==> flow/design.v <==
module debounc_1 (
	clk,
	n_rst,
	din,
	dout
);
parameter T_20MS = 15'd20_000;  
input clk;
input n_rst;
input din;
output dout;
reg [14:0] cnt;
wire cnt_restart;
reg din_d1;
always @(posedge clk or negedge n_rst)
	if(!n_rst) begin
		din_d1 <= 1'b0;
	end
	else begin
		din_d1 <= din;
	end
assign cnt_restart = (din != din_d1)? 1'b1 : 1'b0;
always @(posedge clk or negedge n_rst)
	if(!n_rst) begin
		cnt <= 15'h0000;
	end
	else begin
		cnt <= (cnt_restart == 1'b1)? T_20MS :
			   (cnt > 15'h0000)? cnt - 15'h0001 : cnt;
	end
reg dout_rdy;
always @(posedge clk or negedge n_rst)
	if(!n_rst) begin
		dout_rdy <= 1'b0;
	end
	else begin
		dout_rdy <= ((cnt == 15'h0000) && (cnt_restart == 1'b0))? din : dout_rdy;
	end	
assign dout = dout_rdy;
endmodule
module debounc_2 (
	clk,
	n_rst,
	din,
	dout
);
parameter T_20MS = 15'd20_000;  
input clk;
input n_rst;
input din;
output dout;
reg [14:0] cnt;
wire cnt_restart;
reg din_d1;
always @(posedge clk or negedge n_rst)
	if(!n_rst) begin
		din_d1 <= 1'b0;
	end
	else begin
		din_d1 <= din;
	end
assign cnt_restart = (din != din_d1)? 1'b1 : 1'b0;
always @(posedge clk or negedge n_rst)
	if(!n_rst) begin
		cnt <= 15'h0000;
	end
	else begin
		 cnt <= ((cnt_restart == 1'b1) && (cnt == 15'h0000))? T_20MS :
            (cnt > 15'h0000)? cnt - 15'h0001 : cnt;
	end
reg dout_rdy;
always @(posedge clk or negedge n_rst)
   if(!n_rst) begin
      dout_rdy <= 1'b0;
   end
   else begin
      dout_rdy <= (cnt == T_20MS)? din_d1 : dout_rdy;
   end   assign dout = dout_rdy;
endmodule
module debounc_3 (
	clk,
	n_rst,
	din,
	dout
);
parameter T_20MS = 15'd20_000;  
input clk;
input n_rst;
input din;
output dout;
reg [14:0] cnt;
wire cnt_restart;
reg din_d1;
always @(posedge clk or negedge n_rst)
	if(!n_rst) begin
		din_d1 <= 1'b0;
	end
	else begin
		din_d1 <= din;
	end
assign cnt_restart = (din != din_d1)? 1'b1 : 1'b0;
always @(posedge clk or negedge n_rst)
	if(!n_rst) begin
		cnt <= 15'h0000;
	end
	else begin
		 cnt <= ((cnt_restart == 1'b1) && (cnt == 15'h0000))? T_20MS :
            (cnt > 15'h0000)? cnt - 15'h0001 : cnt;
	end
reg dout_rdy;
always @(posedge clk or negedge n_rst)
	if(!n_rst) begin
		dout_rdy <= 1'b0;
	end
	else begin
		dout_rdy <= ((cnt == 15'h0000) && (cnt_restart == 1'b0))? din : dout_rdy;
	end	
assign dout = dout_rdy;
endmodule
module edge_det_p(
    clk,
    n_rst,
    b0,
    b0_on
);
input clk;
input n_rst;
input b0;
output b0_on;
reg b0_d1;
reg b0_d2;
wire b0_on;
always @(posedge clk or negedge n_rst)  
if(!n_rst) begin
    b0_d1 <= 1'b0;
    b0_d2 <= 1'b0;
end
else begin
    b0_d1 <= b0;
    b0_d2 <= b0_d1;
end
assign b0_on = (b0_d1 && !b0_d2) ? 1'b1 : 1'b0;  
endmodule
module led(
  clk,
  n_rst,
  din,
  dout
  );
input clk;
input n_rst;
input din;
output reg dout;
parameter T_1S = 20'd1_000_000; 
reg [19:0] counter; 
reg din_prev; 
always @(posedge clk or negedge n_rst) begin
  if (!n_rst) begin
    counter <= 0;
    dout <= 0;
    din_prev <= 0;
  end 
  else begin
    if (din != din_prev) begin
      counter <= 0;  
      dout <= 1;  
    end 
    else if (counter >= T_1S) begin
      dout <= 0;
      counter <= counter;  
    end 
    else begin
      counter <= counter + 1;  
    end
    din_prev <= din;  
  end
end
endmodule
module doorlock_hdl(
  clk,
  n_rst,
  bt,
  btstar,
  led
);
input clk;
input n_rst;
input [9:0] bt;
input btstar;
output led;
parameter S_IDLE = 3'h0;
parameter S_FIRST = 3'h1;
parameter S_SEC = 3'h2;
parameter S_LAST = 3'h3;
parameter S_OPEN = 3'h4;
parameter S_FAKE = 3'h5;
wire bt_any;
reg [2:0] c_state, n_state;
always @(posedge clk or negedge n_rst)
  if(!n_rst) begin
    c_state <= S_IDLE;
  end
  else begin
    c_state <= n_state;
  end
assign bt_any = (bt == 10'h000)? 1'b0 : 1'b1;
always @(c_state or bt or btstar or bt_any)
  case (c_state)
    S_IDLE : begin
      n_state = (bt[1] == 1'b1)? S_FIRST : c_state;
    end
    S_FIRST : begin
      n_state = (bt[2] == 1'b1)? S_SEC : ((btstar == 1'b1) || (bt_any == 1'b1))? S_IDLE : c_state;
    end
    S_SEC : begin
      n_state = (bt[7] == 1'b1)? S_LAST : (btstar == 1'b1) ? S_IDLE : (bt_any == 1'b1) ? S_FAKE : c_state;
    end
    S_LAST : begin
      n_state = (btstar == 1'b1)? S_OPEN : (bt[7] == 1'b1) ? c_state : (bt_any == 1'b1)? S_FAKE : c_state;
    end
    S_OPEN : begin
      n_state = S_IDLE;
    end
    S_FAKE : begin
      n_state = (bt[7] == 1'b1) ? S_LAST : (btstar == 1'b1) ? S_IDLE : c_state;
    end
    default : begin
      n_state = S_IDLE;
    end
  endcase
assign led = (c_state == S_OPEN)? 1'b1 : 1'b0;
endmodule
module bd_if(
  clk,
  n_rst,
  bt_i,
  btstar_i,
  led_i,
  bt_o,
  btstar_o,
  led_o
  );
parameter T_1S = 20'd1_000_000;
parameter T_20MS = 15'd20_000;
input clk;
input n_rst;
input [9:0] bt_i;
input btstar_i;
input led_i;
output [9:0] bt_o;
output btstar_o;
output led_o;
wire [9:0] dwire;
debounc_1 #(.T_20MS(T_20MS)) u_debounc0(
  .clk(clk),
  .n_rst(n_rst),
  .din(bt_i[0]),
  .dout(dwire[0])
);
edge_det_p u_edgedet_p0 (
  .clk(clk),
  .n_rst(n_rst),
  .b0(dwire[0]),
  .b0_on(bt_o[0])
  );
debounc_1 #(.T_20MS(T_20MS)) u_debounc1(
  .clk(clk),
  .n_rst(n_rst),
  .din(bt_i[1]),
  .dout(dwire[1])
);
edge_det_p u_edgedet_p1 (
  .clk(clk),
  .n_rst(n_rst),
  .b0(dwire[1]),
  .b0_on(bt_o[1])
  );
debounc_2 #(.T_20MS(T_20MS)) u_debounc2(
  .clk(clk),
  .n_rst(n_rst),
  .din(bt_i[2]),
  .dout(dwire[2])
);
edge_det_p u_edgedet_p2 (
  .clk(clk),
  .n_rst(n_rst),
  .b0(dwire[2]),
  .b0_on(bt_o[2])
  );
debounc_2 #(.T_20MS(T_20MS)) u_debounc3(
  .clk(clk),
  .n_rst(n_rst),
  .din(bt_i[3]),
  .dout(dwire[3])
);
edge_det_p u_edgedet_p3 (
  .clk(clk),
  .n_rst(n_rst),
  .b0(dwire[3]),
  .b0_on(bt_o[3])
  );
debounc_2 #(.T_20MS(T_20MS)) u_debounc4(
  .clk(clk),
  .n_rst(n_rst),
  .din(bt_i[4]),
  .dout(dwire[4])
);
edge_det_p u_edgedet_p4 (
  .clk(clk),
  .n_rst(n_rst),
  .b0(dwire[4]),
  .b0_on(bt_o[4])
  );
debounc_2 #(.T_20MS(T_20MS)) u_debounc5(
  .clk(clk),
  .n_rst(n_rst),
  .din(bt_i[5]),
  .dout(dwire[5])
);
edge_det_p u_edgedet_p5 (
  .clk(clk),
  .n_rst(n_rst),
  .b0(dwire[5]),
  .b0_on(bt_o[5])
  );
debounc_3 #(.T_20MS(T_20MS)) u_debounc6(
  .clk(clk),
  .n_rst(n_rst),
  .din(bt_i[6]),
  .dout(dwire[6])
);
edge_det_p u_edgedet_p6 (
  .clk(clk),
  .n_rst(n_rst),
  .b0(dwire[6]),
  .b0_on(bt_o[6])
  );
debounc_3 #(.T_20MS(T_20MS)) u_debounc7(
  .clk(clk),
  .n_rst(n_rst),
  .din(bt_i[7]),
  .dout(dwire[7])
);
edge_det_p u_edgedet_p7(
  .clk(clk),
  .n_rst(n_rst),
  .b0(dwire[7]),
  .b0_on(bt_o[7])
  );
debounc_3 #(.T_20MS(T_20MS)) u_debounc8(
  .clk(clk),
  .n_rst(n_rst),
  .din(bt_i[8]),
  .dout(dwire[8])
);
edge_det_p u_edgedet_p8 (
  .clk(clk),
  .n_rst(n_rst),
  .b0(dwire[8]),
  .b0_on(bt_o[8])
  );
debounc_3 #(.T_20MS(T_20MS)) u_debounc9(
  .clk(clk),
  .n_rst(n_rst),
  .din(bt_i[9]),
  .dout(dwire[9])
);
edge_det_p u_edgedet_p9 (
  .clk(clk),
  .n_rst(n_rst),
  .b0(dwire[9]),
  .b0_on(bt_o[9])
  );
edge_det_p u_edgedet_pstar (
  .clk(clk),
  .n_rst(n_rst),
  .b0(~btstar_i),
  .b0_on(btstar_o)
  );
led #(.T_1S(T_1S)) u_led(
  .clk(clk),
  .n_rst(n_rst),
  .din(led_i),
  .dout(led_o)
);
endmodule
module top(
	clk,
	n_rst,
	bt,
	btstar,
	led
);
parameter T_1S = 20'd1_000_000;  
parameter T_20MS = 15'd20_000;  
input clk;
input n_rst;
input [9:0] bt;
input btstar;
output led;
wire [9:0] bt_w;
wire btstar_w;
wire led_w;
bd_if #(
	.T_1S(T_1S),
	.T_20MS(T_20MS)
) u_bd_if(
    .clk(clk),
    .n_rst(n_rst),
    .bt_i(bt),
    .btstar_i(btstar),
    .led_i(led_w),
    .bt_o(bt_w),
    .btstar_o(btstar_w),
    .led_o(led)
);
doorlock_hdl u_doorlock(
    .clk(clk),
    .n_rst(n_rst),
    .bt(bt_w),
    .btstar(btstar_w),
    .led(led_w)
);
endmodule
==> flow/run.sh <==
#!/bin/bash
# the make line also repeats each setting of config.mk as NAME=value (left out here)
make -C /OpenROAD-flow-scripts/flow DESIGN_CONFIG=/design/flow/config.mk WORK_HOME=/design/flow/orfs CLKGATE_MAP_FILE= finish
==> flow/config.mk <==
export PLATFORM = sky130hd
export DESIGN_NAME = top
export DESIGN_NICKNAME = top
export VERILOG_FILES = /design/flow/design.v
export SDC_FILE = /design/flow/constraint.sdc
export NUM_CORES = 4
export LEC_CHECK = 0
export ABC_AREA = 1
export CAP_MARGIN = 20
export CORE_ASPECT_RATIO = 1.45
export CORE_MARGIN = 2
export CORE_UTILIZATION = 42
export GPL_ROUTABILITY_DRIVEN = 1
export GPL_TIMING_DRIVEN = 0
export PLACE_DENSITY = 0.55
export SETUP_SLACK_MARGIN = 0.36
export SLEW_MARGIN = 30
==> flow/constraint.sdc <==
create_clock -name core_clock -period 2.0 [get_ports {clk}]
set_input_delay 0.4000 -clock core_clock [delete_from_list [all_inputs] [get_ports {clk}]]
set_output_delay 0.4000 -clock core_clock [all_outputs]
set_load 0.01 [all_outputs]
==> results of run 1 <==
==> through the flow <==
stage	setup TNS (ns)	area (µm²)	std cells	utilization, %	hold slack (ns)
final	0	13850	2045	49.37	0.3308
after floorplan	0	11940	1584	-	0.1044
after CTS	0	13550	2032	48.31	0.3167
after global routing	0	13850	2045	49.37	0.3451
after detailed placement	0	12630	1980	45.03	0.3122
after global placement	-2045.40	12540	1977	44.71	0.3594
==> repair_timing <==
action	in CTS	in global routing
setup buffers	4	12
pin swaps	5	8
setup endpoints to repair	65	119
hold buffers	1	0
gates cloned	1	1
resized	24	48
hold endpoints to repair	40	0
==> routing by layer <==
| metal | track usage, % | wire, µm | vias to the layer above |
|---|---|---|---|
| li1 | - | - | 5129 |
| met1 | 21.24 | 10820 | 4570 |
| met2 | 32.38 | 12990 | 111 |
| met3 | 2.358 | 766 | 63 |
| met4 | 7.133 | 921 | 0 |
| met5 | 0 | 0 | - |
==> area by class of cell <==
type,instances,area [µm²]
sequential,220,5508
buffer,9,60.06
tap,380,475.5
multi-input combinational,1117,5742
inverter,240,913.4
fill,2699,14200
timing repair buffer,33,351.6
clock buffer,41,745.7
clock inverter,5,53.80
==> reports/metrics.cfg, run 1 <==
[setup_path]
cp.required_ns = 2.42
crit_path_max_fanout = 6
setup.reg_to_reg.worst_slack_ns = 0.41
cp.buffers_inverters = 2
worstReg2RegEnd = u_bd_if.u_debounc2.cnt[8]
endpoint_kind_of_the_worst_setup_timing_path = flop
start_kind = flop
worst-r2r-cell-count = 7
worst_setup_ep = u_bd_if.u_debounc2.cnt[8]
timing.critical_path.cells = inv_2, ha_4, nand2_2, nor3_4, nand3_4, inv_2, nor3_1
crit_path_top_delay_cell = sky130_fd_sc_hd__dfrtp_1
crit_type = flop to flop
critical_path_arrival_ns = 2.00
crit_cells = 7
setup.worst_path.start = u_bd_if.u_debounc2.cnt[0]
crit_top_cell = sky130_fd_sc_hd__inv_2
crit_path_max_incr_delay_ns = 0.39
worstReg2RegStart = u_bd_if.u_debounc2.cnt[0]
cp_delay_by_family_top = simple AND/OR/NAND/NOR gates

[place]
dp_hpwl_mm = 18.32
routabilityCongestion = 0.8570
place.port_buffers = 13
pre_cts_slack_ns = 0.01066

[logic_synthesis]
yosysCellCount = 1584
synth_area_leader_cell = sky130_fd_sc_hd__dfrtp_1
synth_flop_count = 220
ys_seq_share_pct = 46.12
most_repeated_cell_in_the_gate_level_netlist_after_synthesis = sky130_fd_sc_hd__nand2_1
synthesis.area_um2 = 11940
async_flop_share_pct = 100.0
post_synth_main_area_contributors = sky130_fd_sc_hd__dfrtp_1 (46%), sky130_fd_sc_hd__nand2_1 (12%), sky130_fd_sc_hd__nor2_1 (8.2%), sky130_fd_sc_hd__inv_1 (7.2%), sky130_fd_sc_hd__nand3_1 (5.7%)
top_cells_by_count = sky130_fd_sc_hd__nand2_1 (388), sky130_fd_sc_hd__nor2_1 (260), sky130_fd_sc_hd__inv_1 (230), sky130_fd_sc_hd__dfrtp_1 (219), sky130_fd_sc_hd__nand3_1 (135)
simple_gate_portion_of_the_synthesized_area_pct = 35.14
yosys-dominant-comb-family = simple AND/OR/NAND/NOR gates
post_synth_inst_count = 1584
yosysTopAreaCellShare_pct = 45.90
post_synth_xor_area_fraction_pct = 3.951
yosys_warnings = 6
syn_nets = 1613
yosys.area_share.adder_pct = 1.677
synth_cell_types = 49
yosys-stat-area_um2 = 11940
yosys-mux-area-fraction_pct = 0
avgSynthCellArea_um2 = 7.537
flop_cell = sky130_fd_sc_hd__dfrtp_1
synth-edff-count = 0
compound_area_share_pct = 5.072

[power]
pwr-share-clk_pct = 46.6
leakage_nw = 6.634
power_clock_mw = 4.50
power.combinational.total_mw = 0.567
fin_total_pwr_mw = 9.672
seqPwrFrac_pct = 47.6
dominant_power_group = registers
combPwrFrac_pct = 5.9
vdd_ir_drop_max_mv = 0.7297
internal-power_mw = 7.391
power_switching_share_pct = 23.58
switchingPower_mw = 2.281
power_density_nw_per_um2 = 698.4
seq-power_mw = 4.60

[final_timing]
final.period_utilization_pct = 79.31
max_freq_mhz = 630.5
finalHoldViolations = 0
setup-violations-final = 0
rsz0062_at_grt = true
final.setup_skew_ns = 0.008582
maxSlewViolCount = 0
timing.final.ws_setup_ns = 0.4138
tightest_slew_ns = 0.4929
slew_headroom_pct = 67.03
min_period_ns = 1.586

[route]
detail_route.wl_per_cell_um = 12.47
diodes = 0
vias = 9873
first_pass_iters = 4
initialDrtViolationCount = 388
drt_wl_total_mm = 25.49
remaining_drc_errors = 0
vias_per_cell = 4.828
antenna_violating_nets_post_route = 0

[cts]
cts.clk_slew.worst_paths_ns = 0.06
clock_latency_ns = 0.54
clock_tree.htree_level_count = 1
clockRootBuffer = sky130_fd_sc_hd__clkbuf_16
cts-buffers-inserted = 25
tritoncts_clock_tree = built
clockBufferDepth = 3
clk_sink_count = 220

[die]
die-area_um2 = 29810
die_h_um = 207.0
dieWidth_um = 144.0
rows = 74
core-area_um2 = 28050
initial_utilization_pct = 42.56
pin_count = 14

[global_routing]
grt_pass1_vias = 9974
grt_start_max_net_pins = 85
initial_antenna_violation_count = 0
combined_global_route_utilization_of_all_metal_layers_pct = 17.94
globalRoute.totalOverflow = 0
grt_pass1_wl_mm = 44.68

[flow_run]
warnings = 33
cap_viol_max_count = 0

[hold_path]
min-delay-path-class = primary input to asynchronous set/reset pin

[final_layout]
final_nets = 1675
area.growth.synth_to_final_pct = 16.00

[run_status]
run_status = no timing/DRC/antenna violations

==> inputs of run 2 (changes only) <==
- ABC_AREA: 1 -> not set
- CAP_MARGIN: 20 -> 5
- CORE_ASPECT_RATIO: 1.45 -> not set
- CORE_MARGIN: 2 -> 6
- CORE_UTILIZATION: 42 -> 29
- CTS_CLUSTER_SIZE: not set -> 24
- GPL_ROUTABILITY_DRIVEN: 1 -> not set
- GPL_TIMING_DRIVEN: 0 -> not set
- HOLD_SLACK_MARGIN: not set -> -0.01
- MAX_ROUTING_LAYER: not set -> met4
- MIN_ROUTING_LAYER: not set -> met1
- PLACE_DENSITY: 0.55 -> not set
- SETUP_SLACK_MARGIN: 0.36 -> 0.24
- SLEW_MARGIN: 30 -> 20
- clock period: 2.0 -> 3.06 ns (I/O delays scaled with it)
==> run 2 against run 1 <==
Net effect:
- largest power group unchanged
- register-to-register slack improved by 0.07 ns
- still clean on timing, DRC and antenna
- fmax shrank 39%
- clock skew rose by 0.00054 ns
- routed wire length fell by 24%
==> reports/metrics.cfg, run 2 <==
[run_status]
run_status = no timing/DRC/antenna violations  ; unchanged

[logic_synthesis]
synth_cell_types = 60  ; was 49
yosys.area_share.adder_pct = 1.931  ; was 1.677%
async_flop_share_pct = 100.0  ; unchanged
compound_area_share_pct = 10.28  ; was 5.072%
yosys-stat-area_um2 = 10360  ; was 11940 µm²
synth-edff-count = 0  ; unchanged
yosysCellCount = 1032  ; was 1584
avgSynthCellArea_um2 = 10.04  ; was 7.537 µm²
syn_nets = 1061  ; was 1613
ys_seq_share_pct = 53.13  ; was 46.12%
yosys_warnings = 6  ; unchanged
yosysTopAreaCellShare_pct = 52.87  ; was 45.90%
post_synth_main_area_contributors = sky130_fd_sc_hd__dfrtp_1 (53%), sky130_fd_sc_hd__xnor2_1 (4.6%), sky130_fd_sc_hd__nor2_1 (4.1%), sky130_fd_sc_hd__nand2_1 (3.3%), sky130_fd_sc_hd__xor2_1 (3.1%)  ; was sky130_fd_sc_hd__dfrtp_1 (46%), sky130_fd_sc_hd__nand2_1 (12%), sky130_fd_sc_hd__nor2_1 (8.2%), sky130_fd_sc_hd__inv_1 (7.2%), sky130_fd_sc_hd__nand3_1 (5.7%)
yosys-mux-area-fraction_pct = 2.028  ; was 0%
post_synth_inst_count = 1032  ; was 1584
simple_gate_portion_of_the_synthesized_area_pct = 22.84  ; was 35.14%
synthesis.area_um2 = 10360  ; was 11940 µm²
synth_area_leader_cell = sky130_fd_sc_hd__dfrtp_1  ; unchanged
post_synth_xor_area_fraction_pct = 7.690  ; was 3.951%
synth_flop_count = 220  ; unchanged
most_repeated_cell_in_the_gate_level_netlist_after_synthesis = sky130_fd_sc_hd__dfrtp_1  ; was sky130_fd_sc_hd__nand2_1
yosys-dominant-comb-family = simple AND/OR/NAND/NOR gates  ; unchanged
flop_cell = sky130_fd_sc_hd__dfrtp_1  ; unchanged
top_cells_by_count = sky130_fd_sc_hd__dfrtp_1 (219), sky130_fd_sc_hd__nor2_1 (113), sky130_fd_sc_hd__nand2_1 (92), sky130_fd_sc_hd__xnor2_1 (54), sky130_fd_sc_hd__a21oi_1 (52)  ; was sky130_fd_sc_hd__nand2_1 (388), sky130_fd_sc_hd__nor2_1 (260), sky130_fd_sc_hd__inv_1 (230), sky130_fd_sc_hd__dfrtp_1 (219), sky130_fd_sc_hd__nand3_1 (135)

[setup_path]
worst-r2r-cell-count = 7  ; unchanged
crit_path_max_fanout = 6  ; unchanged
endpoint_kind_of_the_worst_setup_timing_path = flop  ; unchanged
cp.required_ns = 3.51  ; was 2.42 ns
cp.buffers_inverters = 1  ; was 2
start_kind = flop  ; unchanged
setup.worst_path.start = u_bd_if.u_debounc4.cnt[0]  ; was u_bd_if.u_debounc2.cnt[0]
crit_cells = 7  ; unchanged
setup.reg_to_reg.worst_slack_ns = 0.48  ; was 0.41 ns
crit_type = flop to flop  ; unchanged
worstReg2RegEnd = u_bd_if.u_debounc4.cnt[5]  ; was u_bd_if.u_debounc2.cnt[8]
crit_path_top_delay_cell = sky130_fd_sc_hd__or4_1  ; was sky130_fd_sc_hd__dfrtp_1
crit_path_max_incr_delay_ns = 0.55  ; was 0.39 ns
critical_path_arrival_ns = 3.03  ; was 2.00 ns
worstReg2RegStart = u_bd_if.u_debounc4.cnt[0]  ; was u_bd_if.u_debounc2.cnt[0]
cp_delay_by_family_top = simple AND/OR/NAND/NOR gates  ; unchanged
worst_setup_ep = u_bd_if.u_debounc4.cnt[5]  ; was u_bd_if.u_debounc2.cnt[8]
timing.critical_path.cells = inv_1, ha_1, or4b_4, or4_1, or4_4, a211oi_1, a21o_1  ; was inv_2, ha_4, nand2_2, nor3_4, nand3_4, inv_2, nor3_1

[route]
diodes = 0  ; unchanged
drt_wl_total_mm = 19.49  ; was 25.49 mm
vias_per_cell = 4.895  ; was 4.828
initialDrtViolationCount = 345  ; was 388
detail_route.wl_per_cell_um = 12.54  ; was 12.47 µm
remaining_drc_errors = 0  ; unchanged
first_pass_iters = 4  ; unchanged
vias = 7611  ; was 9873
antenna_violating_nets_post_route = 0  ; unchanged

[cts]
tritoncts_clock_tree = built  ; unchanged
clockBufferDepth = 3  ; unchanged
clock_latency_ns = 0.51  ; was 0.54 ns
cts-buffers-inserted = 25  ; unchanged
cts_post_setup_buffers_inserted = 0  ; was 4
clockRootBuffer = sky130_fd_sc_hd__clkbuf_16  ; unchanged
cts.clk_slew.worst_paths_ns = 0.06  ; about the same
clk_sink_count = 220  ; unchanged
clock_tree.htree_level_count = 1  ; unchanged

[place]
routabilityCongestion = 0.8307  ; was 0.8570
place.detailed.instances = 1510  ; was 1980
place.port_buffers = 13  ; unchanged
dp_hpwl_mm = 13.23  ; was 18.32 mm

[global_routing]
grt_pass1_vias = 7484  ; was 9974
initial_antenna_violation_count = 0  ; unchanged
grt_pass1_wl_mm = 34.71  ; was 44.68 mm
globalRoute.totalOverflow = 0  ; unchanged
grt_start_max_net_pins = 81  ; was 85
combined_global_route_utilization_of_all_metal_layers_pct = 9.841  ; was 17.94%

[die]
die-area_um2 = 40420  ; was 29810 µm²
initial_utilization_pct = 29.71  ; was 42.56%
dieWidth_um = 201.1  ; was 144.0 µm
rows = 68  ; was 74
pin_count = 14  ; unchanged
die_h_um = 201.1  ; was 207.0 µm
core-area_um2 = 34880  ; was 28050 µm²

[power]
vdd_ir_drop_max_mv = 0.4565  ; was 0.7297 mV
power.combinational.total_mw = 0.572  ; was 0.567 mW
dominant_power_group = registers  ; unchanged
pwr-share-clk_pct = 44.8  ; was 46.6%
power_density_nw_per_um2 = 583.9  ; was 698.4 nW/µm²
leakage_nw = 5.001  ; was 6.634 nW
power_switching_share_pct = 24.50  ; was 23.58%
power_clock_mw = 3.16  ; was 4.50 mW
seqPwrFrac_pct = 47.1  ; was 47.6%
combPwrFrac_pct = 8.1  ; was 5.9%
seq-power_mw = 3.33  ; was 4.60 mW
switchingPower_mw = 1.730  ; was 2.281 mW
internal-power_mw = 5.330  ; was 7.391 mW

[final_timing]
finalHoldViolations = 0  ; unchanged
max_freq_mhz = 387.7  ; was 630.5 MHz
final.period_utilization_pct = 84.30  ; was 79.31%
tightest_slew_ns = 0.8183  ; was 0.4929 ns
maxSlewViolCount = 0  ; unchanged
rsz0062_at_grt = false  ; was true
slew_headroom_pct = 45.26  ; was 67.03%
final.setup_skew_ns = 0.009122  ; was 0.008582 ns
final.setup.tns_ns = 0  ; unchanged
setup-violations-final = 0  ; unchanged
min_period_ns = 2.580  ; was 1.586 ns

[hold_path]
min-delay-path-class = primary input to asynchronous set/reset pin  ; unchanged

[final_layout]
area.growth.synth_to_final_pct = 16.65  ; was 16.00%
combGateArea_um2 = 4642  ; was 5742 µm²
final_nets = 1111  ; was 1675
fin_cells = 1555  ; was 2045
num-fill-cells = 3510  ; was 2699
final-seq-area_um2 = 5507  ; was 5508 µm²

[flow_run]
cap_viol_max_count = 0  ; unchanged
warnings = 32  ; was 33

## run 2: layout make-up
| type | instances | share of cell area, % |
|---|---|---|
| Clock inverter | 12 | 1.438 |
| Clock buffer | 33 | 5.920 |
| Inverter | 48 | 1.490 |
| Tap cell | 455 | 4.709 |
| Sequential cell | 220 | 45.55 |
| Multi-Input combinational cell | 755 | 38.39 |
| Timing Repair Buffer | 32 | 2.504 |
## run 2: repair_timing
action / 4_1_cts / 5_1_grt
setup endpoints to repair: 0 / 1
resized: 0 / 1
endpoints found under the hold margin: 0 / 0
hold buffers: 0 / 0
## run 2: per-stage QoR
step           worst slack [ns]  power, mW  area [µm²]  util (%)  hold WS [ns]
3_5_place_dp             0.4812      3.953       11200     32.11        0.3614
5_1_grt                  0.3218      7.412       12090     34.66        0.1094
2_1_floorplan            0.6167      3.730       10360         -        0.3164
4_1_cts                  0.4785      7.187       12090     34.66       0.08775
6_report                 0.4804      7.060       12090     34.66       0.07488
3_3_place_gp             0.5282      3.941       11200     32.11        0.3545
## run 2: metal layers
| layer | routed length, µm | vias up | global-route usage (%) |
|---|---|---|---|
| met5 | 0 | - | - |
| met4 | 511 | 0 | 3.120 |
| met3 | 531 | 42 | 1.581 |
| met2 | 8677 | 80 | 15.12 |
| met1 | 9772 | 3674 | 13.37 |
| li1 | - | 3815 | - |
==> inputs of run 3 (changes only) <==
- ABC_AREA: not set -> 1
- CAP_MARGIN: 5 -> 20
- CORE_MARGIN: 6 -> 7
- CORE_UTILIZATION: 29 -> 40
- CTS_CLUSTER_DIAMETER: not set -> 226
- CTS_CLUSTER_SIZE: 24 -> not set
- GPL_TIMING_DRIVEN: not set -> 1
- HOLD_SLACK_MARGIN: -0.01 -> -0.04
- MAX_ROUTING_LAYER: met4 -> not set
- MIN_ROUTING_LAYER: met1 -> not set
- SETUP_SLACK_MARGIN: 0.24 -> not set
- clock period: 3.06 -> 10.0 ns (I/O delays scaled with it)
==> run 3 against run 2 <==
Net effect:
- utilization is 11 points higher
- synthesized cell count rose by 53%
- die size decreased by 14%
- flip-flop count stayed put
- global-route usage grew 4.1 points
- critical path type is now primary input to flop
- critical endpoint is now u_bd_if.u_debounc1.cnt[13]
==> reports/metrics.cfg, run 3 <==
[logic_synthesis]
post_synth_inst_count = 1584  ; was 1032
yosys-stat-area_um2 = 11940  ; was 10360 µm²
most_repeated_cell_in_the_gate_level_netlist_after_synthesis = sky130_fd_sc_hd__nand2_1  ; was sky130_fd_sc_hd__dfrtp_1
yosysCellCount = 1584  ; was 1032
avgSynthCellArea_um2 = 7.537  ; was 10.04 µm²
yosys.area_share.adder_pct = 1.677  ; was 1.931%
synth_area_leader_cell = sky130_fd_sc_hd__dfrtp_1  ; unchanged
flop_cell = sky130_fd_sc_hd__dfrtp_1  ; unchanged
top_cells_by_count = sky130_fd_sc_hd__nand2_1 (388), sky130_fd_sc_hd__nor2_1 (260), sky130_fd_sc_hd__inv_1 (230), sky130_fd_sc_hd__dfrtp_1 (219), sky130_fd_sc_hd__nand3_1 (135)  ; was sky130_fd_sc_hd__dfrtp_1 (219), sky130_fd_sc_hd__nor2_1 (113), sky130_fd_sc_hd__nand2_1 (92), sky130_fd_sc_hd__xnor2_1 (54), sky130_fd_sc_hd__a21oi_1 (52)
synthesis.area_um2 = 11940  ; was 10360 µm²
post_synth_xor_area_fraction_pct = 3.951  ; was 7.690%
syn_nets = 1613  ; was 1061
yosys_warnings = 6  ; unchanged
synth-edff-count = 0  ; unchanged
synth_flop_count = 220  ; unchanged
synth_cell_types = 49  ; was 60
ys_seq_share_pct = 46.12  ; was 53.13%
async_flop_share_pct = 100.0  ; unchanged
simple_gate_portion_of_the_synthesized_area_pct = 35.14  ; was 22.84%
post_synth_main_area_contributors = sky130_fd_sc_hd__dfrtp_1 (46%), sky130_fd_sc_hd__nand2_1 (12%), sky130_fd_sc_hd__nor2_1 (8.2%), sky130_fd_sc_hd__inv_1 (7.2%), sky130_fd_sc_hd__nand3_1 (5.7%)  ; was sky130_fd_sc_hd__dfrtp_1 (53%), sky130_fd_sc_hd__xnor2_1 (4.6%), sky130_fd_sc_hd__nor2_1 (4.1%), sky130_fd_sc_hd__nand2_1 (3.3%), sky130_fd_sc_hd__xor2_1 (3.1%)
yosys-mux-area-fraction_pct = 0  ; was 2.028%
compound_area_share_pct = 5.072  ; was 10.28%
yosys-dominant-comb-family = simple AND/OR/NAND/NOR gates  ; unchanged
yosysTopAreaCellShare_pct = 45.90  ; was 52.87%

[final_timing]
min_period_ns = 3.429
max_freq_mhz = 291.6
final.period_utilization_pct = 34.29  ; was 84.30%
setup-violations-final = 0  ; unchanged
finalHoldViolations = 0  ; unchanged
final.setup_skew_ns = 0.01258  ; was 0.009122 ns
tightest_slew_ns = 0.9682  ; was 0.8183 ns
maxSlewViolCount = 0  ; unchanged
slew_headroom_pct = 35.45  ; was 45.26%
rsz0062_at_grt = false  ; unchanged
holdWs_ns = 0.3676  ; was 0.07488 ns
final.setup.tns_ns = 0  ; unchanged

[run_status]
run_status = no timing/DRC/antenna violations  ; unchanged

[setup_path]
crit_cells = 7  ; unchanged
worstReg2RegStart = u_bd_if.u_debounc1.din_d1  ; was u_bd_if.u_debounc4.cnt[0]
cp.required_ns = 10.42  ; was 3.51 ns
worst_setup_ep = u_bd_if.u_debounc1.cnt[13]  ; was u_bd_if.u_debounc4.cnt[5]
endpoint_kind_of_the_worst_setup_timing_path = flop  ; unchanged
critical_path_arrival_ns = 3.84  ; was 3.03 ns
worstReg2RegEnd = u_bd_if.u_debounc1.cnt[13]  ; was u_bd_if.u_debounc4.cnt[5]
crit_path_max_incr_delay_ns = 0.66  ; was 0.55 ns
crit_top_cell = sky130_fd_sc_hd__inv_1
cp.buffers_inverters = 3  ; was 1
setup.reg_to_reg.worst_slack_ns = 8.17  ; was 0.48 ns
cp_delay_by_family_top = simple AND/OR/NAND/NOR gates  ; unchanged
crit_path_max_fanout = 14  ; was 6
crit_path_top_delay_cell = sky130_fd_sc_hd__or2_0  ; was sky130_fd_sc_hd__or4_1
worst-r2r-cell-count = 5  ; was 7
timing.critical_path.cells = clkdlybuf4s50_1, nand2_1, inv_1, or2_0, nand3_2, inv_1, nor2_1  ; was inv_1, ha_1, or4b_4, or4_1, or4_4, a211oi_1, a21o_1
setup.worst_path.start = bt[1]  ; was u_bd_if.u_debounc4.cnt[0]
start_kind = primary input  ; was flop
crit_type = primary input to flop  ; was flop to flop

[power]
internal-power_mw = 1.637  ; was 5.330 mW
pwr-share-clk_pct = 51.3  ; was 44.8%
seqPwrFrac_pct = 43.9  ; was 47.1%
vdd_ir_drop_max_mv = 0.1183  ; was 0.4565 mV
power.combinational.total_mw = 0.102  ; was 0.572 mW
combPwrFrac_pct = 4.9  ; was 8.1%
power_density_nw_per_um2 = 155.3  ; was 583.9 nW/µm²
power_switching_share_pct = 22.06  ; was 24.50%
seq-power_mw = 0.921  ; was 3.33 mW
switchingPower_mw = 0.4634  ; was 1.730 mW
dominant_power_group = the clock network  ; was registers
power_clock_mw = 1.08  ; was 3.16 mW
leakage_nw = 6.559  ; was 5.001 nW

[place]
place.port_buffers = 13  ; unchanged
routabilityCongestion = 0.8550  ; was 0.8307
dpl_cell_area_um2 = 12530  ; was 11200 µm²
place.detailed.instances = 1981  ; was 1510
dp_hpwl_mm = 17.35  ; was 13.23 mm

[final_layout]
final_nets = 1649  ; was 1111
fin_cells = 2029  ; was 1555
design_area_um2 = 13520  ; was 12090 µm²
num-fill-cells = 2932  ; was 3510
area.growth.synth_to_final_pct = 13.24  ; was 16.65%

[die]
core-area_um2 = 29480  ; was 34880 µm²
initial_utilization_pct = 40.50  ; was 29.71%
rows = 63  ; was 68
pin_count = 14  ; unchanged
die_h_um = 186.8  ; was 201.1 µm
dieWidth_um = 186.8  ; was 201.1 µm
die-area_um2 = 34880  ; was 40420 µm²

[route]
diodes = 0  ; unchanged
drt_wl_total_mm = 24.19  ; was 19.49 mm
remaining_drc_errors = 0  ; unchanged
vias_per_cell = 4.819  ; was 4.895
met3_length_um = 742  ; was 531 µm
wl_met2_mm = 11.19  ; was 8.677 mm
detail_route.wirelength.met1_mm = 11.77  ; was 9.772 mm
detail_route.wl_per_cell_um = 11.92  ; was 12.54 µm
highest-signal-layer = met4  ; unchanged
antenna_violating_nets_post_route = 0  ; unchanged
vias = 9777  ; was 7611
first_pass_iters = 5  ; was 4
initialDrtViolationCount = 506  ; was 345

[global_routing]
initial_antenna_violation_count = 0  ; unchanged
grt_pass1_wl_mm = 43.21  ; was 34.71 mm
grt_start_max_net_pins = 83  ; was 81
globalRoute.totalOverflow = 0  ; unchanged
grt_pass1_vias = 9434  ; was 7484
combined_global_route_utilization_of_all_metal_layers_pct = 13.96  ; was 9.841%

[cts]
cts_resized = 0  ; unchanged
clockRootBuffer = sky130_fd_sc_hd__clkbuf_16  ; unchanged
clock_tree.htree_level_count = 1  ; unchanged
clk_sink_count = 220  ; unchanged
cts.clk_slew.worst_paths_ns = 0.06  ; about the same
tritoncts_clock_tree = built  ; unchanged
cts_post_setup_buffers_inserted = 0  ; unchanged
clock_latency_ns = 0.53  ; was 0.51 ns
cts-buffers-inserted = 27  ; was 25
clockBufferDepth = 3  ; unchanged
cts_hold_buffers = 0  ; unchanged

[hold_path]
min-delay-path-class = flop to flop  ; was primary input to asynchronous set/reset pin
min_delay_worst_endpoint = u_bd_if.u_edgedet_p4.b0_d2
min-delay-start = u_bd_if.u_edgedet_p4.b0_d1
min_delay_path_depth = 0

[flow_run]
warnings = 32  ; unchanged
cap_viol_max_count = 0  ; unchanged

## run 3: final cells by class
cell class	instances	area [µm²]	area share, %
sequential	220	5507	40.73
multi-input combinational	1115	5473	40.48
inverter	240	902.1	6.673
clock buffer	33	728.2	5.386
tap	390	488.0	3.609
clock inverter	15	264.0	1.953
timing repair buffer	16	157.7	1.166
## run 3: metrics by stage
step	setup WS (ns)	utilization (%)	power, mW
after CTS	6.537	45.86	2.141
after floorplan	7.157	-	0.9986
after detailed placement	6.010	42.49	1.041
after global routing	6.363	45.86	2.192
after global placement	6.075	42.49	1.040
final	6.571	45.86	2.100
## run 3: per-layer routing
| metal | vias to the layer above | global-route usage [%] |
|---|---|---|
| met2 | 127 | 23.54 |
| met4 | 0 | 3.300 |
| met1 | 4534 | 18.85 |
| met5 | - | 0 |
| li1 | 5082 | - |
| met3 | 34 | 2.072 |
==> inputs of run 4 (changes only) <==
- ABC_AREA: 1 -> 0
- CELL_PAD_IN_SITES_DETAIL_PLACEMENT: not set -> 1
- CORE_ASPECT_RATIO: not set -> 1.53
- CORE_MARGIN: 7 -> 8
- CORE_UTILIZATION: 40 -> 16
- CTS_CLUSTER_DIAMETER: 226 -> not set
- GPL_TIMING_DRIVEN: 1 -> not set
- HOLD_SLACK_MARGIN: -0.04 -> 0.11
- PLACE_DENSITY: not set -> 0.76
- SETUP_SLACK_MARGIN: not set -> 0.12
- SLEW_MARGIN: 20 -> 15
- TNS_END_PERCENT: not set -> 60
- clock period: 10.0 -> 2.12 ns (I/O delays scaled with it)
==> run 4 against run 3 <==
Net effect:
- critical path type is now flop to flop
- global-route usage shrank 6.3 points
- sequential power grew to 5.3 times the previous value
- die size increased by 110%
- final area grew 4.7%
- critical path depth is the same
- first-iteration DRC count decreased by 1.2%
- sequential share of layout area fell by 1.8 points
- via count decreased by 11%
- count of clock-buffer cells in the layout decreased by 1
- register-to-register slack worse by 8.4 ns
- the layout now fails its checks (negative setup slack)
==> reports/metrics.cfg, run 4 <==
[run_status]
run_status = finished with violations  ; was no timing/DRC/antenna violations
check-failures = negative setup slack

[place]
dp_hpwl_mm = 18.73  ; was 17.35 mm
pre_cts_slack_ns = -0.2546  ; was 6.010 ns
place.detailed.instances = 1940  ; was 1981
place.port_buffers = 13  ; unchanged
routabilityCongestion = 0.8328  ; was 0.8550
dpl_cell_area_um2 = 12280  ; was 12530 µm²

[logic_synthesis]
yosys_warnings = 6  ; unchanged
yosys-dominant-comb-family = simple AND/OR/NAND/NOR gates  ; unchanged
syn_nets = 1061  ; was 1613
yosysTopAreaCellShare_pct = 52.87  ; was 45.90%
synth_cell_types = 60  ; was 49
yosysCellCount = 1032  ; was 1584
most_repeated_cell_in_the_gate_level_netlist_after_synthesis = sky130_fd_sc_hd__dfrtp_1  ; was sky130_fd_sc_hd__nand2_1
simple_gate_portion_of_the_synthesized_area_pct = 22.84  ; was 35.14%
top_cells_by_count = sky130_fd_sc_hd__dfrtp_1 (219), sky130_fd_sc_hd__nor2_1 (113), sky130_fd_sc_hd__nand2_1 (92), sky130_fd_sc_hd__xnor2_1 (54), sky130_fd_sc_hd__a21oi_1 (52)  ; was sky130_fd_sc_hd__nand2_1 (388), sky130_fd_sc_hd__nor2_1 (260), sky130_fd_sc_hd__inv_1 (230), sky130_fd_sc_hd__dfrtp_1 (219), sky130_fd_sc_hd__nand3_1 (135)
async_flop_share_pct = 100.0  ; unchanged
post_synth_main_area_contributors = sky130_fd_sc_hd__dfrtp_1 (53%), sky130_fd_sc_hd__xnor2_1 (4.6%), sky130_fd_sc_hd__nor2_1 (4.1%), sky130_fd_sc_hd__nand2_1 (3.3%), sky130_fd_sc_hd__xor2_1 (3.1%)  ; was sky130_fd_sc_hd__dfrtp_1 (46%), sky130_fd_sc_hd__nand2_1 (12%), sky130_fd_sc_hd__nor2_1 (8.2%), sky130_fd_sc_hd__inv_1 (7.2%), sky130_fd_sc_hd__nand3_1 (5.7%)
yosys.area_share.adder_pct = 1.931  ; was 1.677%
avgSynthCellArea_um2 = 10.04  ; was 7.537 µm²
post_synth_inst_count = 1032  ; was 1584
post_synth_xor_area_fraction_pct = 7.690  ; was 3.951%
synth_flop_count = 220  ; unchanged
yosys-stat-area_um2 = 10360  ; was 11940 µm²
ys_seq_share_pct = 53.13  ; was 46.12%
yosys-mux-area-fraction_pct = 2.028  ; was 0%
synth_area_leader_cell = sky130_fd_sc_hd__dfrtp_1  ; unchanged
compound_area_share_pct = 10.28  ; was 5.072%
synthesis.area_um2 = 10360  ; was 11940 µm²
flop_cell = sky130_fd_sc_hd__dfrtp_1  ; unchanged
synth-edff-count = 0  ; unchanged

[final_layout]
combGateArea_um2 = 5399  ; was 5473 µm²
num-fill-cells = 7319  ; was 2932
design_area_um2 = 14150  ; was 13520 µm²
final-seq-area_um2 = 5507  ; unchanged
fin_cells = 2017  ; was 2029
area.growth.synth_to_final_pct = 36.56  ; was 13.24%
final_nets = 1208  ; was 1649

[die]
rows = 115  ; was 63
core-area_um2 = 64170  ; was 29480 µm²
dieWidth_um = 221.8  ; was 186.8 µm
pin_count = 14  ; unchanged
initial_utilization_pct = 16.15  ; was 40.50%
die_h_um = 330.8  ; was 186.8 µm
die-area_um2 = 73370  ; was 34880 µm²

[power]
dominant_power_group = registers  ; was the clock network
power.combinational.total_mw = 1.02  ; was 0.102 mW
switchingPower_mw = 2.805  ; was 0.4634 mW
leakage_nw = 5.726  ; was 6.559 nW
vdd_ir_drop_max_mv = 0.4812  ; was 0.1183 mV
internal-power_mw = 7.888  ; was 1.637 mW
seqPwrFrac_pct = 45.3  ; was 43.9%
seq-power_mw = 4.85  ; was 0.921 mW
power_switching_share_pct = 26.23  ; was 22.06%
power_clock_mw = 4.82  ; was 1.08 mW
power_density_nw_per_um2 = 755.4  ; was 155.3 nW/µm²
combPwrFrac_pct = 9.6  ; was 4.9%
pwr-share-clk_pct = 45.1  ; was 51.3%

[setup_path]
critical_path_arrival_ns = 2.82  ; was 3.84 ns
crit_path_top_delay_cell = sky130_fd_sc_hd__or4_4  ; was sky130_fd_sc_hd__or2_0
crit_top_cell = sky130_fd_sc_hd__or4_4  ; was sky130_fd_sc_hd__inv_1
crit_path_max_incr_delay_ns = 0.47  ; was 0.66 ns
worstReg2RegEnd = u_bd_if.u_debounc4.cnt[5]  ; was u_bd_if.u_debounc1.cnt[13]
crit_type = flop to flop  ; was primary input to flop
worst-r2r-cell-count = 7  ; was 5
worst_setup_ep = u_bd_if.u_debounc4.cnt[5]  ; was u_bd_if.u_debounc1.cnt[13]
start_kind = flop  ; was primary input
cp.required_ns = 2.59  ; was 10.42 ns
cp_delay_by_family_top = simple AND/OR/NAND/NOR gates  ; unchanged
setup.reg_to_reg.worst_slack_ns = -0.23  ; was 8.17 ns
crit_cells = 7  ; unchanged
endpoint_kind_of_the_worst_setup_timing_path = flop  ; unchanged
crit_path_max_fanout = 4  ; was 14
timing.critical_path.cells = inv_1, ha_2, or4b_4, or4_4, or4_4, a211oi_2, a21o_1  ; was clkdlybuf4s50_1, nand2_1, inv_1, or2_0, nand3_2, inv_1, nor2_1
cp.buffers_inverters = 1  ; was 3
worstReg2RegStart = u_bd_if.u_debounc4.cnt[0]  ; was u_bd_if.u_debounc1.din_d1
setup.worst_path.start = u_bd_if.u_debounc4.cnt[0]  ; was bt[1]

[global_routing]
initial_antenna_violation_count = 2  ; was 0
combined_global_route_utilization_of_all_metal_layers_pct = 7.698  ; was 13.96%
grt_pass1_vias = 9529  ; was 9434
grt_pass1_wl_mm = 48.11  ; was 43.21 mm
globalRoute.totalOverflow = 0  ; unchanged
grt_start_max_net_pins = 67  ; was 83

[final_timing]
finalHoldViolations = 0  ; unchanged
max_freq_mhz = 425.2
rsz0062_at_grt = true  ; was false
slew_headroom_pct = 40.91  ; was 35.45%
min_period_ns = 2.352
timing.final.ws_setup_ns = -0.2320  ; was 6.571 ns
final.setup_skew_ns = 0.01419  ; was 0.01258 ns
setup-violations-final = 25  ; was 0
tightest_slew_ns = 0.8800  ; was 0.9682 ns
maxSlewViolCount = 0  ; unchanged
final.setup.tns_ns = -2.536  ; was 0 ns
final.period_utilization_pct = 110.9  ; was 34.29%

[hold_path]
min-delay-path-class = flop to flop  ; unchanged
min_delay_worst_endpoint = u_bd_if.u_edgedet_p7.b0_d2  ; was u_bd_if.u_edgedet_p4.b0_d2
min_delay_path_depth = 0  ; unchanged
min-delay-start = u_bd_if.u_edgedet_p7.b0_d1  ; was u_bd_if.u_edgedet_p4.b0_d1

[route]
detail_route.wl_per_cell_um = 15.22  ; was 11.92 µm
vias = 8662  ; was 9777
initialDrtViolationCount = 500  ; was 506
drt_wl_total_mm = 30.70  ; was 24.19 mm
first_pass_iters = 4  ; was 5
remaining_drc_errors = 0  ; unchanged
antenna_violating_nets_post_route = 0  ; unchanged
vias_per_cell = 4.294  ; was 4.819

[flow_run]
warnings = 35  ; was 32
cap_viol_max_count = 0  ; unchanged

[cts]
clock_tree.htree_level_count = 1  ; unchanged
clockBufferDepth = 3  ; unchanged
clock_latency_ns = 0.53  ; about the same
cts.clk_slew.worst_paths_ns = 0.06  ; about the same
clk_sink_count = 220  ; unchanged
cts-buffers-inserted = 25  ; was 27
clockRootBuffer = sky130_fd_sc_hd__clkbuf_16  ; unchanged
tritoncts_clock_tree = built  ; unchanged

==> run 4: what timing repair did <==
item / in CTS / in global routing
pin swaps: 20 / 22
cloned: 1 / 1
buffers inserted: 18 / 10
resized: 72 / 91
hold endpoints to repair: 60 / 0
hold buffers: 1 / 0
setup endpoints to repair: 70 / 79
==> run 4: layout make-up <==
type	count	share of cell area [%]
Antenna cell	2	0.03536
Clock buffer	32	5.030
Clock inverter	12	1.405
Inverter	48	1.273
Multi-Input combinational cell	756	38.14
Sequential cell	220	38.90
Tap cell	819	7.239
Timing Repair Buffer	128	7.973
==> run 4: routing by layer <==
layer  global-route usage [%]  vias up  share of wire, %
li1                         -     3999                 -
met1                    7.804     4468                38
met2                    15.31      137                56
met3                    1.426       58               3.1
met4                    3.003        0               2.8
met5                        0        -                 0
==> run 4: metrics by stage <==
stage	total power, mW	utilization [%]	hold WS (ns)
after CTS	10.73	21.25	0.3787
after floorplan	5.393	-	0.1284
after detailed placement	5.846	19.14	0.3648
final	10.69	22.06	0.3787
after global placement	5.754	19.14	0.3529
after global routing	11.11	22.05	0.3959
==> inputs of run 5 (changes only) <==
- ABC_AREA: 0 -> 1
- CAP_MARGIN: 20 -> 15
- CELL_PAD_IN_SITES_DETAIL_PLACEMENT: 1 -> not set
- CELL_PAD_IN_SITES_GLOBAL_PLACEMENT: not set -> 0
- CORE_ASPECT_RATIO: 1.53 -> not set
- CORE_MARGIN: 8 -> 2
- CORE_UTILIZATION: 16 -> 72
- CTS_CLUSTER_SIZE: not set -> 13
- GPL_TIMING_DRIVEN: not set -> 1
- HOLD_SLACK_MARGIN: 0.11 -> 0.23
- MIN_ROUTING_LAYER: not set -> met1
- PLACE_DENSITY: 0.76 -> not set
- PLACE_DENSITY_LB_ADDON: not set -> 0.26
- SETUP_SLACK_MARGIN: 0.12 -> 0.45
- SLEW_MARGIN: 15 -> 20
- TNS_END_PERCENT: 60 -> not set
- clock period: 2.12 -> 1.91 ns (I/O delays scaled with it)
==> run 5 against run 4 <==
Net effect:
- area after synthesis grew 15%
- setup slack gained 0.49 ns
- fmax grew 43%
- first-iteration DRC count grew to 3.1 times the previous value
- clock skew shrank 0.00069 ns
- now clean on timing, DRC and antenna
- highest routed layer unchanged
- largest power group unchanged
==> reports/metrics.cfg, run 5 <==
[logic_synthesis]
ys_seq_share_pct = 46.12  ; was 53.13%
simple_gate_portion_of_the_synthesized_area_pct = 35.14  ; was 22.84%
synth_flop_count = 220  ; unchanged
async_flop_share_pct = 100.0  ; unchanged
flop_cell = sky130_fd_sc_hd__dfrtp_1  ; unchanged
yosys-stat-area_um2 = 11940  ; was 10360 µm²
yosysCellCount = 1584  ; was 1032
yosys_warnings = 6  ; unchanged
syn_nets = 1613  ; was 1061
yosys.area_share.adder_pct = 1.677  ; was 1.931%
yosysTopAreaCellShare_pct = 45.90  ; was 52.87%
post_synth_main_area_contributors = sky130_fd_sc_hd__dfrtp_1 (46%), sky130_fd_sc_hd__nand2_1 (12%), sky130_fd_sc_hd__nor2_1 (8.2%), sky130_fd_sc_hd__inv_1 (7.2%), sky130_fd_sc_hd__nand3_1 (5.7%)  ; was sky130_fd_sc_hd__dfrtp_1 (53%), sky130_fd_sc_hd__xnor2_1 (4.6%), sky130_fd_sc_hd__nor2_1 (4.1%), sky130_fd_sc_hd__nand2_1 (3.3%), sky130_fd_sc_hd__xor2_1 (3.1%)
post_synth_inst_count = 1584  ; was 1032
synth_area_leader_cell = sky130_fd_sc_hd__dfrtp_1  ; unchanged
avgSynthCellArea_um2 = 7.537  ; was 10.04 µm²
synth-edff-count = 0  ; unchanged
yosys-dominant-comb-family = simple AND/OR/NAND/NOR gates  ; unchanged
post_synth_xor_area_fraction_pct = 3.951  ; was 7.690%
yosys-mux-area-fraction_pct = 0  ; was 2.028%
top_cells_by_count = sky130_fd_sc_hd__nand2_1 (388), sky130_fd_sc_hd__nor2_1 (260), sky130_fd_sc_hd__inv_1 (230), sky130_fd_sc_hd__dfrtp_1 (219), sky130_fd_sc_hd__nand3_1 (135)  ; was sky130_fd_sc_hd__dfrtp_1 (219), sky130_fd_sc_hd__nor2_1 (113), sky130_fd_sc_hd__nand2_1 (92), sky130_fd_sc_hd__xnor2_1 (54), sky130_fd_sc_hd__a21oi_1 (52)
synth_cell_types = 49  ; was 60
most_repeated_cell_in_the_gate_level_netlist_after_synthesis = sky130_fd_sc_hd__nand2_1  ; was sky130_fd_sc_hd__dfrtp_1
synthesis.area_um2 = 11940  ; was 10360 µm²
compound_area_share_pct = 5.072  ; was 10.28%

[final_timing]
final.period_utilization_pct = 86.27  ; was 110.9%
slew_headroom_pct = 52.04  ; was 40.91%
tightest_slew_ns = 0.7170  ; was 0.8800 ns
final.setup_skew_ns = 0.01350  ; was 0.01419 ns
setup-violations-final = 0  ; was 25
rsz0062_at_grt = true  ; unchanged
min_period_ns = 1.648  ; was 2.352 ns
final.setup.tns_ns = 0  ; was -2.536 ns
finalHoldViolations = 0  ; unchanged
max_freq_mhz = 606.9  ; was 425.2 MHz
maxSlewViolCount = 0  ; unchanged

[setup_path]
crit_cells = 9  ; was 7
crit_path_max_incr_delay_ns = 0.42  ; was 0.47 ns
setup.reg_to_reg.worst_slack_ns = 0.26  ; was -0.23 ns
worstReg2RegEnd = u_bd_if.u_debounc9.cnt[12]  ; was u_bd_if.u_debounc4.cnt[5]
worstReg2RegStart = u_bd_if.u_debounc9.cnt[1]  ; was u_bd_if.u_debounc4.cnt[0]
cp.required_ns = 2.30  ; was 2.59 ns
critical_path_arrival_ns = 2.04  ; was 2.82 ns
worst_setup_ep = u_bd_if.u_debounc9.cnt[12]  ; was u_bd_if.u_debounc4.cnt[5]
crit_type = flop to flop  ; unchanged
timing.critical_path.cells = inv_2, ha_4, inv_4, nor2_2, nand4_1, nor2_4, inv_4, nand4_1, nand2_1  ; was inv_1, ha_2, or4b_4, or4_4, or4_4, a211oi_2, a21o_1
crit_path_max_fanout = 7  ; was 4
cp.buffers_inverters = 3  ; was 1
setup.worst_path.start = u_bd_if.u_debounc9.cnt[1]  ; was u_bd_if.u_debounc4.cnt[0]
cp_delay_by_family_top = simple AND/OR/NAND/NOR gates  ; unchanged
worst-r2r-cell-count = 9  ; was 7
crit_path_top_delay_cell = sky130_fd_sc_hd__dfrtp_1  ; was sky130_fd_sc_hd__or4_4
endpoint_kind_of_the_worst_setup_timing_path = flop  ; unchanged
start_kind = flop  ; unchanged

[global_routing]
initial_antenna_violation_count = 0  ; was 2
grt_pass1_vias = 10640  ; was 9529
grt_pass1_wl_mm = 47.11  ; was 48.11 mm
combined_global_route_utilization_of_all_metal_layers_pct = 31.90  ; was 7.698%
grt_start_max_net_pins = 65  ; was 67
globalRoute.totalOverflow = 0  ; unchanged

[power]
power_density_nw_per_um2 = 683.2  ; was 755.4 nW/µm²
leakage_nw = 7.085  ; was 5.726 nW
seq-power_mw = 4.84  ; was 4.85 mW
pwr-share-clk_pct = 45.2  ; was 45.1%
vdd_ir_drop_max_mv = 0.8345  ; was 0.4812 mV
switchingPower_mw = 2.500  ; was 2.805 mW
seqPwrFrac_pct = 47.2  ; was 45.3%
power_clock_mw = 4.64  ; was 4.82 mW
power.combinational.total_mw = 0.777  ; was 1.02 mW
dominant_power_group = registers  ; unchanged
fin_total_pwr_mw = 10.26  ; was 10.69 mW
combPwrFrac_pct = 7.6  ; was 9.6%
internal-power_mw = 7.764  ; was 7.888 mW
power_switching_share_pct = 24.35  ; was 26.23%

[route]
vias = 12140  ; was 8662
detail_route.wl_per_cell_um = 18.54  ; was 15.22 µm
diodes = 0  ; was 2
first_pass_iters = 9  ; was 4
vias_per_cell = 6.256  ; was 4.294
remaining_drc_errors = 0  ; unchanged
antenna_violating_nets_post_route = 0  ; unchanged
drt_wl_total_mm = 35.98  ; was 30.70 mm
initialDrtViolationCount = 1550  ; was 500

[final_layout]
final_nets = 1735  ; was 1208
design_area_um2 = 15020  ; was 14150 µm²
area.growth.synth_to_final_pct = 25.82  ; was 36.56%

[cts]
clockRootBuffer = sky130_fd_sc_hd__clkbuf_16  ; unchanged
tritoncts_clock_tree = built  ; unchanged
clk_sink_count = 220  ; unchanged
cts.clk_slew.worst_paths_ns = 0.06  ; about the same
cts-buffers-inserted = 24  ; was 25
clock_tree.htree_level_count = 1  ; unchanged
clockBufferDepth = 3  ; unchanged
clock_latency_ns = 0.52  ; was 0.53 ns

[hold_path]
min-delay-start = bt[2]  ; was u_bd_if.u_edgedet_p7.b0_d1
min_delay_worst_endpoint = u_bd_if.u_debounc2.din_d1  ; was u_bd_if.u_edgedet_p7.b0_d2
min_delay_path_depth = 1  ; was 0
min-delay-path-class = primary input to flop  ; was flop to flop

[place]
routabilityCongestion = 0.9280  ; was 0.8328
dpl_cell_area_um2 = 12450  ; was 12280 µm²
place.port_buffers = 13  ; unchanged
dp_hpwl_mm = 17.59  ; was 18.73 mm

[die]
rows = 47  ; was 115
die_h_um = 132.8  ; was 330.8 µm
pin_count = 14  ; unchanged
core-area_um2 = 16410  ; was 64170 µm²
die-area_um2 = 17630  ; was 73370 µm²
initial_utilization_pct = 72.77  ; was 16.15%
dieWidth_um = 132.8  ; was 221.8 µm

[flow_run]
warnings = 35  ; unchanged
cap_viol_max_count = 0  ; unchanged

[run_status]
run_status = no timing/DRC/antenna violations  ; was finished with violations

run 5: metal layers:
layer	share of wire [%]	vias to the layer above	GRT usage, %
met5	0	-	0
met4	6.7	0	11.95
met3	9.0	296	4.483
met2	48	972	55.87
met1	36	5590	40.57
li1	-	5284	-
run 5: per-stage QoR:
step | std cells | worst slack, ns | hold slack [ns] | utilization [%]
final | 1941 | 0.2622 | 0.3499 | 91.56
after global routing | 1941 | 0.1950 | 0.3617 | 91.56
after CTS | 1889 | 0.3892 | 0.3458 | 83.66
after detailed placement | 1821 | 0.08382 | 0.3465 | 75.86
after global placement | 1821 | 0.1354 | 0.3495 | 75.86
after floorplan | 1584 | 0.4642 | 0.08641 | -
run 5: timing repair:
action | in CTS | in global routing
setup endpoints to repair | 163 | 170
hold buffers | 1 | 0
setup buffers | 24 | 51
gates resized | 87 | 280
hold endpoints to repair | 117 | 0
cloned | 2 | 1
pin swaps | 21 | 78
run 5: area by class of cell:
cell class | instances | area [µm²]
multi-input cells | 1118 | 6624
fillers | 589 | 1385
well taps | 220 | 275.3
inverters | 240 | 930.9
clock inverters | 4 | 48.80
flip-flops and latches | 220 | 5523
repair buffers | 102 | 889.6
clock buffers | 37 | 730.7
==> inputs of run 6 (changes only) <==
- CELL_PAD_IN_SITES_DETAIL_PLACEMENT: not set -> 2
- CELL_PAD_IN_SITES_GLOBAL_PLACEMENT: 0 -> 1
- CORE_ASPECT_RATIO: not set -> 0.57
- CORE_MARGIN: 2 -> 8
- CORE_UTILIZATION: 72 -> 24
- CTS_CLUSTER_SIZE: 13 -> not set
- GPL_ROUTABILITY_DRIVEN: not set -> 0
- GPL_TIMING_DRIVEN: 1 -> 0
- HOLD_SLACK_MARGIN: 0.23 -> -0.02
- MAX_ROUTING_LAYER: not set -> met4
- SETUP_SLACK_MARGIN: 0.45 -> 0.94
- SLEW_MARGIN: 20 -> 0
- clock period: 1.91 -> 5.37 ns (I/O delays scaled with it)
==> run 6 against run 5 <==
Net effect:
- via count is 14% lower
- die size rose to 3.3 times the previous value
- first-iteration DRC count is 71% lower
- flip-flop count did not move
- total power fell by 63%
- sequential share of layout area is 3.0 points higher
- utilization shrank 63 points
- final area fell by 7.9%
- global-route usage is 19 points lower
- clock power is about 60% lower
- area after synthesis is the same
- sequential power is 64% lower
- critical path type is now flop to primary output
- highest routed layer unchanged
==> reports/metrics.cfg, run 6 <==
[run_status]
run_status = no timing/DRC/antenna violations  ; unchanged

[route]
remaining_drc_errors = 0  ; unchanged
antenna_violating_nets_post_route = 0  ; unchanged
vias_per_cell = 4.520  ; was 6.256
detail_route.wl_per_cell_um = 15.70  ; was 18.54 µm
vias = 10410  ; was 12140
diodes = 0  ; unchanged
drt_wl_total_mm = 36.15  ; was 35.98 mm
first_pass_iters = 5  ; was 9
initialDrtViolationCount = 444  ; was 1550

[cts]
clock_tree.htree_level_count = 1  ; unchanged
cts-buffers-inserted = 25  ; was 24
cts_hold_buffers = 0  ; was 1
clockRootBuffer = sky130_fd_sc_hd__clkbuf_16  ; unchanged
clockBufferDepth = 3  ; unchanged
clk_sink_count = 220  ; unchanged
tritoncts_clock_tree = built  ; unchanged
cts.clk_slew.worst_paths_ns = 0.06  ; about the same
cts_post_setup_buffers_inserted = 0  ; was 24
cts_resized = 0  ; was 87
clock_latency_ns = 0.54  ; was 0.52 ns

[setup_path]
cp_delay_by_family_top = buffers and inverters  ; was simple AND/OR/NAND/NOR gates
worstReg2RegStart = u_bd_if.u_debounc5.cnt[0]  ; was u_bd_if.u_debounc9.cnt[1]
setup.worst_path.start = u_bd_if.u_led.dout  ; was u_bd_if.u_debounc9.cnt[1]
worst_setup_ep = led  ; was u_bd_if.u_debounc9.cnt[12]
worst-r2r-cell-count = 7  ; was 9
cp.buffers_inverters = 1  ; was 3
crit_type = flop to primary output  ; was flop to flop
crit_path_top_delay_cell = sky130_fd_sc_hd__clkdlybuf4s50_1  ; was sky130_fd_sc_hd__dfrtp_1
start_kind = flop  ; unchanged
cp.required_ns = 4.30  ; was 2.30 ns
crit_path_max_fanout = 2  ; was 7
setup.reg_to_reg.worst_slack_ns = 3.40  ; was 0.26 ns
worstReg2RegEnd = u_bd_if.u_debounc5.cnt[1]  ; was u_bd_if.u_debounc9.cnt[12]
crit_path_max_incr_delay_ns = 0.55  ; was 0.42 ns
endpoint_kind_of_the_worst_setup_timing_path = primary output  ; was flop
critical_path_arrival_ns = 1.43  ; was 2.04 ns
crit_cells = 1  ; was 9
timing.critical_path.cells = clkdlybuf4s50_1  ; was inv_2, ha_4, inv_4, nor2_2, nand4_1, nor2_4, inv_4, nand4_1, nand2_1

[hold_path]
min_delay_path_depth = 0  ; was 1
min_delay_worst_endpoint = u_bd_if.u_edgedet_p3.b0_d2  ; was u_bd_if.u_debounc2.din_d1
min-delay-start = u_bd_if.u_edgedet_p3.b0_d1  ; was bt[2]
min-delay-path-class = flop to flop  ; was primary input to flop

[global_routing]
groute.layer.met3.usage_pct = 1.890  ; was 4.483%
grt_start_max_net_pins = 105  ; was 65
globalRouteMet1Util_pct = 19.39  ; was 40.57%
grt_pass1_wl_mm = 61.40  ; was 47.11 mm
combined_global_route_utilization_of_all_metal_layers_pct = 13.10  ; was 31.90%
globalRoute.totalOverflow = 0  ; unchanged
grt_most_used_layer = met1  ; was met2
grt_met2_use_pct = 19.02  ; was 55.87%
grt_pass1_vias = 11480  ; was 10640
initial_antenna_violation_count = 0  ; unchanged

[final_timing]
final.period_utilization_pct = 46.72  ; was 86.27%
min_period_ns = 2.509
max_freq_mhz = 398.6
holdWs_ns = 0.3772  ; was 0.3499 ns
finalHoldViolations = 0  ; unchanged
final.setup.tns_ns = 0  ; unchanged
final.setup_skew_ns = 0.01000  ; was 0.01350 ns
slew_headroom_pct = 52.16  ; was 52.04%
rsz0062_at_grt = false  ; was true
maxSlewViolCount = 0  ; unchanged
setup-violations-final = 0  ; unchanged
tightest_slew_ns = 0.7111  ; was 0.7170 ns
timing.final.ws_setup_ns = 2.861  ; was 0.2622 ns

[logic_synthesis]
synth_area_leader_cell = sky130_fd_sc_hd__dfrtp_1  ; unchanged
syn_nets = 1613  ; unchanged
yosys-dominant-comb-family = simple AND/OR/NAND/NOR gates  ; unchanged
post_synth_xor_area_fraction_pct = 3.951  ; unchanged
ys_seq_share_pct = 46.12  ; unchanged
synth-edff-count = 0  ; unchanged
simple_gate_portion_of_the_synthesized_area_pct = 35.14  ; unchanged
compound_area_share_pct = 5.072  ; unchanged
yosys-mux-area-fraction_pct = 0  ; unchanged
most_repeated_cell_in_the_gate_level_netlist_after_synthesis = sky130_fd_sc_hd__nand2_1  ; unchanged
yosysCellCount = 1584  ; unchanged
yosys_warnings = 6  ; unchanged
synth_cell_types = 49  ; unchanged
post_synth_main_area_contributors = sky130_fd_sc_hd__dfrtp_1 (46%), sky130_fd_sc_hd__nand2_1 (12%), sky130_fd_sc_hd__nor2_1 (8.2%), sky130_fd_sc_hd__inv_1 (7.2%), sky130_fd_sc_hd__nand3_1 (5.7%)  ; unchanged
async_flop_share_pct = 100.0  ; unchanged
yosys-stat-area_um2 = 11940  ; unchanged
post_synth_inst_count = 1584  ; unchanged
synthesis.area_um2 = 11940  ; unchanged
yosysTopAreaCellShare_pct = 45.90  ; unchanged
avgSynthCellArea_um2 = 7.537  ; unchanged
top_cells_by_count = sky130_fd_sc_hd__nand2_1 (388), sky130_fd_sc_hd__nor2_1 (260), sky130_fd_sc_hd__inv_1 (230), sky130_fd_sc_hd__dfrtp_1 (219), sky130_fd_sc_hd__nand3_1 (135)  ; unchanged
synth_flop_count = 220  ; unchanged
yosys.area_share.adder_pct = 1.677  ; unchanged
flop_cell = sky130_fd_sc_hd__dfrtp_1  ; unchanged

[flow_run]
warnings = 34  ; was 35
cap_viol_max_count = 0  ; unchanged

[power]
internal-power_mw = 2.891  ; was 7.764 mW
seqPwrFrac_pct = 45.2  ; was 47.2%
power_clock_mw = 1.86  ; was 4.64 mW
dominant_power_group = the clock network  ; was registers
switchingPower_mw = 0.9040  ; was 2.500 mW
power_switching_share_pct = 23.82  ; was 24.35%
power.combinational.total_mw = 0.214  ; was 0.777 mW
combPwrFrac_pct = 5.6  ; was 7.6%
pwr-share-clk_pct = 49.1  ; was 45.2%
leakage_nw = 6.548  ; was 7.085 nW
vdd_ir_drop_max_mv = 0.2001  ; was 0.8345 mV
seq-power_mw = 1.72  ; was 4.84 mW
power_density_nw_per_um2 = 274.4  ; was 683.2 nW/µm²

[place]
place.port_buffers = 13  ; unchanged
pre_cts_slack_ns = 2.608  ; was 0.08382 ns
dp_hpwl_mm = 27.84  ; was 17.59 mm
place.detailed.instances = 2260  ; was 1821

[die]
initial_utilization_pct = 24.40  ; was 72.77%
core-area_um2 = 48920  ; was 16410 µm²
die_h_um = 184.4  ; was 132.8 µm
pin_count = 14  ; unchanged
die-area_um2 = 57420  ; was 17630 µm²
dieWidth_um = 311.4  ; was 132.8 µm
rows = 61  ; was 47

[final_layout]
fin_cells = 2303  ; was 1941
area.growth.synth_to_final_pct = 15.85  ; was 25.82%
final_nets = 1655  ; was 1735
finish.utilization_pct = 28.27  ; was 91.56%

==> run 6: stage by stage <==
step                cell area, µm²  total power [mW]
finish                       13830             3.795
global route                 13830             3.973
floorplan                    11940             1.860
detailed placement           12960             1.968
CTS                          13830             3.898
global placement             12900             1.951
==> run 6: area by class of cell <==
| class | instances | area, µm² |
|---|---|---|
| inverters | 240 | 902.1 |
| clock inverters | 7 | 137.6 |
| clock buffers | 36 | 737.0 |
| plain buffers | 9 | 57.56 |
| flip-flops and latches | 220 | 5507 |
| fillers | 5696 | 35090 |
| well taps | 661 | 827.0 |
| repair buffers | 15 | 190.2 |
| multi-input cells | 1115 | 5473 |
==> run 6: metal layers <==
metal / part of all wire [%] / vias to the layer above / routed length (µm)
met4: 1.5 / 0 / 538
met5: 0 / - / 0
met1: 55 / 5233 / 20040
li1: - / 5076 / -
met3: 2.4 / 42 / 868
met2: 41 / 59 / 14710
Power figures rest on the tool's default switching activity, not on a simulated workload.
